v9:
Design top_rx_surf, start of the top module:
module top_rx_surf(
	input 			clk,
	input 			rst_n,
	input 			data_rx,
	output			flag_en_1, 
	output [7:0]	addr_daohang_data,
	output [12:0]	data_rx_end_internet
    );
	wire 	[7:0]	data_tx;
	wire	[92:0]	nav_data;
	assign	data_rx_end_internet = nav_data[92:80];
surf_internet_rx u_surf_internet_rx (
    .clk(clk), 
    .rst_n(rst_n), 
    .data_rx(data_tx), 
    .rx_int(rx_int), 
	.flag_en_1(flag_en_1),
	.addr_daohang_data(addr_daohang_data),
    .data_rx_end_internet(nav_data)
    );
uart_bps_1 u_uart_bps_1 (
    .clk(clk), 
    .rst_n(rst_n), 
    .cnt_start(bps_start),
    .bps_sig(clk_bps)
    );
uart_receive_1 u_uart_receive_1 (
    .clk(clk), 
    .rst_n(rst_n), 
    .clk_bps(clk_bps), 
    .data_rx(data_rx), 
    .rx_int(rx_int), 
    .data_tx(data_tx), 
    .bps_start(bps_start)
    );
endmodule
clock: 2.8 ns
lec_check: 0
abc_area: 1
cap_margin: 20
core_margin: 2
core_utilization: 72
cts_cluster_diameter: 393
cts_cluster_size: 15
hold_slack_margin: 0.3
place_density_lb_addon: 0.06
setup_slack_margin: -0.03
slew_margin: 20
run.sh (not shown) runs the stock make flow with config.mk's settings and CLKGATE_MAP_FILE=.
| v9 | all stages done | FAIL | setup timing |
The inputs of v59 differ from those of v9 as listed below.
- removing CTS_CLUSTER_SIZE (formerly 15)
- removing SETUP_SLACK_MARGIN (formerly -0.03)
- removing CTS_CLUSTER_DIAMETER (formerly 393)
- changing CORE_UTILIZATION from 72 to 69
- removing PLACE_DENSITY_LB_ADDON (formerly 0.06)
- removing ABC_AREA (formerly 1)
- removing HOLD_SLACK_MARGIN (formerly 0.3)
- changing the clock period (ns, I/O delays scaled along) from 2.8 to 4.44
## What came out
- v59 closes out successfully: all stages finished, all timing, DRC and antenna checks passed.
- v9 vs v59, origin of the worst setup path: u_surf_internet_rx.b7[7]$_DFF_PN0_ vs u_surf_internet_rx.b7[6]$_DFF_PN0_
- Relative to v9, smallest hold slack increased by 0.0041 ns in v59.
- v9 → v59: yosys cell count lost 26%, power lost 28%, area after synthesis lost 4.8%.
- Comparing v59 and v9, the higher wire length of the first global-routing pass is on v9.
- In the metrics for v59 and v9, the one carrying the higher clock-buffer cell count is v9.
- The placeable core area of v59 was superior to that of v9.
--- input diff v59..v57 ---
- a change of CORE_UTILIZATION from 69 to 57
- an added CTS_CLUSTER_SIZE of 29
- a change of the clock period (ns, I/O delays scaled along) from 4.44 to 6.86
Notes after the runs:
Between v57 and v59, the share of total power consumed by net switching does not differ in any meaningful way.
In the flow results for v57 and v59, the number of inserted filler cells in the final layout is larger on v57.
Going from v59 to v57, net switching power figure went down 0.00048 W; final critical-path share of the clock period went down 28 points; final-layout non-clock buffer area share held; non-clock buffer count went down about 10%.
Looking at leakage power of the design across both flows, v57 is the weaker of the two, with v59 ahead.
> inputs changed (v57 -> v19)
- setting PLACE_DENSITY_LB_ADDON to 0.13 for the first time
- changing CTS_CLUSTER_SIZE from 29 to 15
- setting CTS_CLUSTER_DIAMETER to 190 for the first time
- changing CORE_UTILIZATION from 57 to 70
- changing the clock period (ns, I/O delays scaled along) from 6.86 to 2.54
==> results <==
Cmp v19 vs v57: arrival time of the worst setup path lower in v19
Compared with v57, v19 shows final cell count that has gone up by a few percent.
No crash in v19: every stage finished, but the layout fails its final checks due to setup timing.
Diff v57 -> v19: met3 wire length rose by 820 um, shortest clock period the worst path allows after layout fell by 0.44 ns.
Power: v19 draws more than v57
Y dimension of the die (v19 / v57): 0.905

* * *

top_rx_surf again, from the RTL that the note above started with.
Settings: LEC_CHECK=0, ABC_AREA=1, CAP_MARGIN=0, CORE_MARGIN=2, CORE_UTILIZATION=72, CTS_CLUSTER_SIZE=76, PLACE_DENSITY_LB_ADDON=0.01, SETUP_SLACK_MARGIN=0.72, SLEW_MARGIN=20; clock period 2.53 ns.
The starting point did not get past global routing (5_1_grt).
Rerun with:
ABC_AREA = default   (was 1)
CAP_MARGIN = 20   (was 0)
CORE_UTILIZATION = 62   (was 72)
CTS_CLUSTER_SIZE = default   (was 76)
PLACE_DENSITY_LB_ADDON = default   (was 0.01)
SETUP_SLACK_MARGIN = default   (was 0.72)
clock period = 9.07 ns   (was 2.53 ns; I/O delays follow)
After rerunning: This time the run completed without violations; die area increases by 10%; synthesized area fell by 4.8%; synthesized cell count is lower by 26%.
Rerun with:
ABC_AREA = 1   (was default)
CORE_UTILIZATION = 69   (was 62)
CTS_CLUSTER_SIZE = 76   (was default)
PLACE_DENSITY_LB_ADDON = 0.01   (was default)
clock period = 2.53 ns   (was 9.07 ns; I/O delays follow)
After rerunning: The new run produced a layout that fails on setup timing. Setup slack gets worse by 5600 ps. Clock skew came out higher by 9.0 ps. Final cell count came out higher by a quarter to a third. Power came out higher to 3.9 times its value. Global-route usage came out higher by 17 points. Via count came out higher by well over a third. Sequential share of layout area came out lower by 7.9 points. Die size came out lower by a few percent. Hold slack hardly moves. First-iteration DRC count came out higher to 2.7 times its value.

* * *

Starting RTL as in the previous note.
Design top_rx_surf, start of the top module:
module top_rx_surf(
	input 			clk,
	input 			rst_n,
	input 			data_rx,
	output			flag_en_1, 
	output [7:0]	addr_daohang_data,
	output [12:0]	data_rx_end_internet
    );
==> flow/config.mk <==
export PLATFORM = sky130hd
export DESIGN_NAME = top_rx_surf
export DESIGN_NICKNAME = top_rx_surf
export VERILOG_FILES = /design/flow/design.v
export SDC_FILE = /design/flow/constraint.sdc
export NUM_CORES = 4
export LEC_CHECK = 0
export CAP_MARGIN = 20
export CORE_MARGIN = 2
export CORE_UTILIZATION = 22
export CTS_CLUSTER_DIAMETER = 37
export CTS_CLUSTER_SIZE = 60
export GPL_TIMING_DRIVEN = 1
export MIN_ROUTING_LAYER = met1
export PLACE_DENSITY_LB_ADDON = 0.08
export SLEW_MARGIN = 20
export TNS_END_PERCENT = 100
==> flow/constraint.sdc <==
create_clock -name core_clock -period 7.79 [get_ports {clk}]
set_input_delay 1.5580 -clock core_clock [delete_from_list [all_inputs] [get_ports {clk}]]
set_output_delay 1.5580 -clock core_clock [all_outputs]
set_load 0.01 [all_outputs]
The starting point finished with timing, DRC and antenna clean.
Change:
Settings changed: ABC_AREA set to 1, CORE_UTILIZATION 22 to 72, CTS_CLUSTER_DIAMETER 37 to 397, CTS_CLUSTER_SIZE 60 to not set, GPL_TIMING_DRIVEN 1 to not set, MIN_ROUTING_LAYER met1 to not set, PLACE_DENSITY set to 0.36, PLACE_DENSITY_LB_ADDON 0.08 to not set, TNS_END_PERCENT 100 to not set.
Clock period 7.79 ns to 2.47 ns, I/O delays scaled along.
Outcome: The changed run finished but failed the layout checks on negative setup slack; flip-flop count does not change; via count grows by about 53%; sequential share of layout area shrinks by 0.75 points; setup slack got worse by 4.6 ns; final area grows by about 1.6%; critical path depth grows by 7; clock skew barely changes; worst hold slack improved by 0.014 ns.
Change:
Settings changed: ABC_AREA 1 to not set, CORE_UTILIZATION 72 to 40, CTS_CLUSTER_DIAMETER 397 to not set, PLACE_DENSITY 0.36 to not set.
Clock period 2.47 ns to 4.44 ns, I/O delays scaled along.
Effect:
- With this change the flow went through all stages and came out clean
- clock skew drops by 0.0042 ns
- final area falls by roughly a tenth
- hold slack loses 0.012 ns
- synthesized area goes down by a few percent
- global-route usage drops by 28 points
- wire length went down by well over a third
- first-iteration DRC count drops by well over a third
- final cell count came out lower by about a fifth
- flip-flop count does not change
- via count decreases by well over a third
Change:
Settings changed: CORE_UTILIZATION 40 to 69, PLACE_DENSITY_LB_ADDON set to 0.01.
Clock period 4.44 ns to 3.21 ns, I/O delays scaled along.
With this change the flow finished with negative setup slack left.
Clock power grows by 29%.
Worst hold slack loses 0.29 ns.
Die area goes down by 41%.
Utilization went up by 37 points.
Cell area rises by 3.4%.
Change:
Settings changed: ABC_AREA set to 1, CAP_MARGIN 20 to 0, CORE_UTILIZATION 69 to 72, CTS_CLUSTER_SIZE set to 76, HOLD_SLACK_MARGIN set to 0.29, SETUP_SLACK_MARGIN set to 1.03.
Clock period 3.21 ns to 3.6 ns, I/O delays scaled along.
=> Now the flow went through all stages and came out clean; count of clock-buffer cells in the layout fell by 6; cell area rises by a little under a tenth; sequential power went down by roughly a tenth; total power is lower by a few percent; fmax rose by about a fifth; register-to-register slack improves by 1.1 ns; routed wire length increases by well over a third; clock skew rose by 0.0041 ns; cell count came out higher by a quarter to a third.
Change:
Settings changed: ABC_AREA 1 to not set, CAP_MARGIN 0 to 20, CTS_CLUSTER_DIAMETER set to 377, CTS_CLUSTER_SIZE 76 to not set, HOLD_SLACK_MARGIN 0.29 to not set, PLACE_DENSITY set to 0.38, PLACE_DENSITY_LB_ADDON 0.01 to not set, SETUP_SLACK_MARGIN 1.03 to not set.
Clock period 3.6 ns to 9.07 ns, I/O delays scaled along.
Effect: The changed run finished with timing, DRC and antenna clean; cell area is lower by 12%; routed wire length came out lower by 34%; clock power came out lower by 60%; global-route usage is lower by 8.7 points; flip-flop count stays the same; worst hold slack hardly moves; count of clock-buffer cells in the layout falls by 3; cell count fell by 24%; die size drops by 4.7%; via count drops by 29%.

* * *

Starting RTL as in the previous note.
export LEC_CHECK = 0
export ABC_AREA = 1
export CAP_MARGIN = 20
export CELL_PAD_IN_SITES_DETAIL_PLACEMENT = 2
export CELL_PAD_IN_SITES_GLOBAL_PLACEMENT = 0
export CORE_MARGIN = 3
export CORE_UTILIZATION = 72
export CTS_CLUSTER_DIAMETER = 42
export CTS_CLUSTER_SIZE = 36
export GPL_TIMING_DRIVEN = 0
export HOLD_SLACK_MARGIN = 0.29
export MAX_ROUTING_LAYER = met5
export MIN_ROUTING_LAYER = met2
export PLACE_DENSITY = 0.73
export SLEW_MARGIN = 20
create_clock -name core_clock -period 6.96 [get_ports {clk}]
The starting point did not get past detailed placement (3_5_place_dp) (DPL-0033).
Edit:
CELL_PAD_IN_SITES_DETAIL_PLACEMENT = default   (was 2)
CELL_PAD_IN_SITES_GLOBAL_PLACEMENT = default   (was 0)
CORE_MARGIN = 2   (was 3)
CORE_UTILIZATION = 56   (was 72)
CTS_CLUSTER_DIAMETER = default   (was 42)
CTS_CLUSTER_SIZE = default   (was 36)
GPL_TIMING_DRIVEN = default   (was 0)
HOLD_SLACK_MARGIN = default   (was 0.29)
MAX_ROUTING_LAYER = default   (was met5)
MIN_ROUTING_LAYER = default   (was met2)
PLACE_DENSITY = default   (was 0.73)
SETUP_SLACK_MARGIN = 0.49   (was default)
clock period = 10.0 ns   (was 6.96 ns; I/O delays follow)
After rerunning:
- The changed run finished with timing, DRC and antenna clean
- synthesized area does not change
- die area climbs by 25%
- synthesized cell count stays the same
Power is estimated from default activity; no workload was simulated.
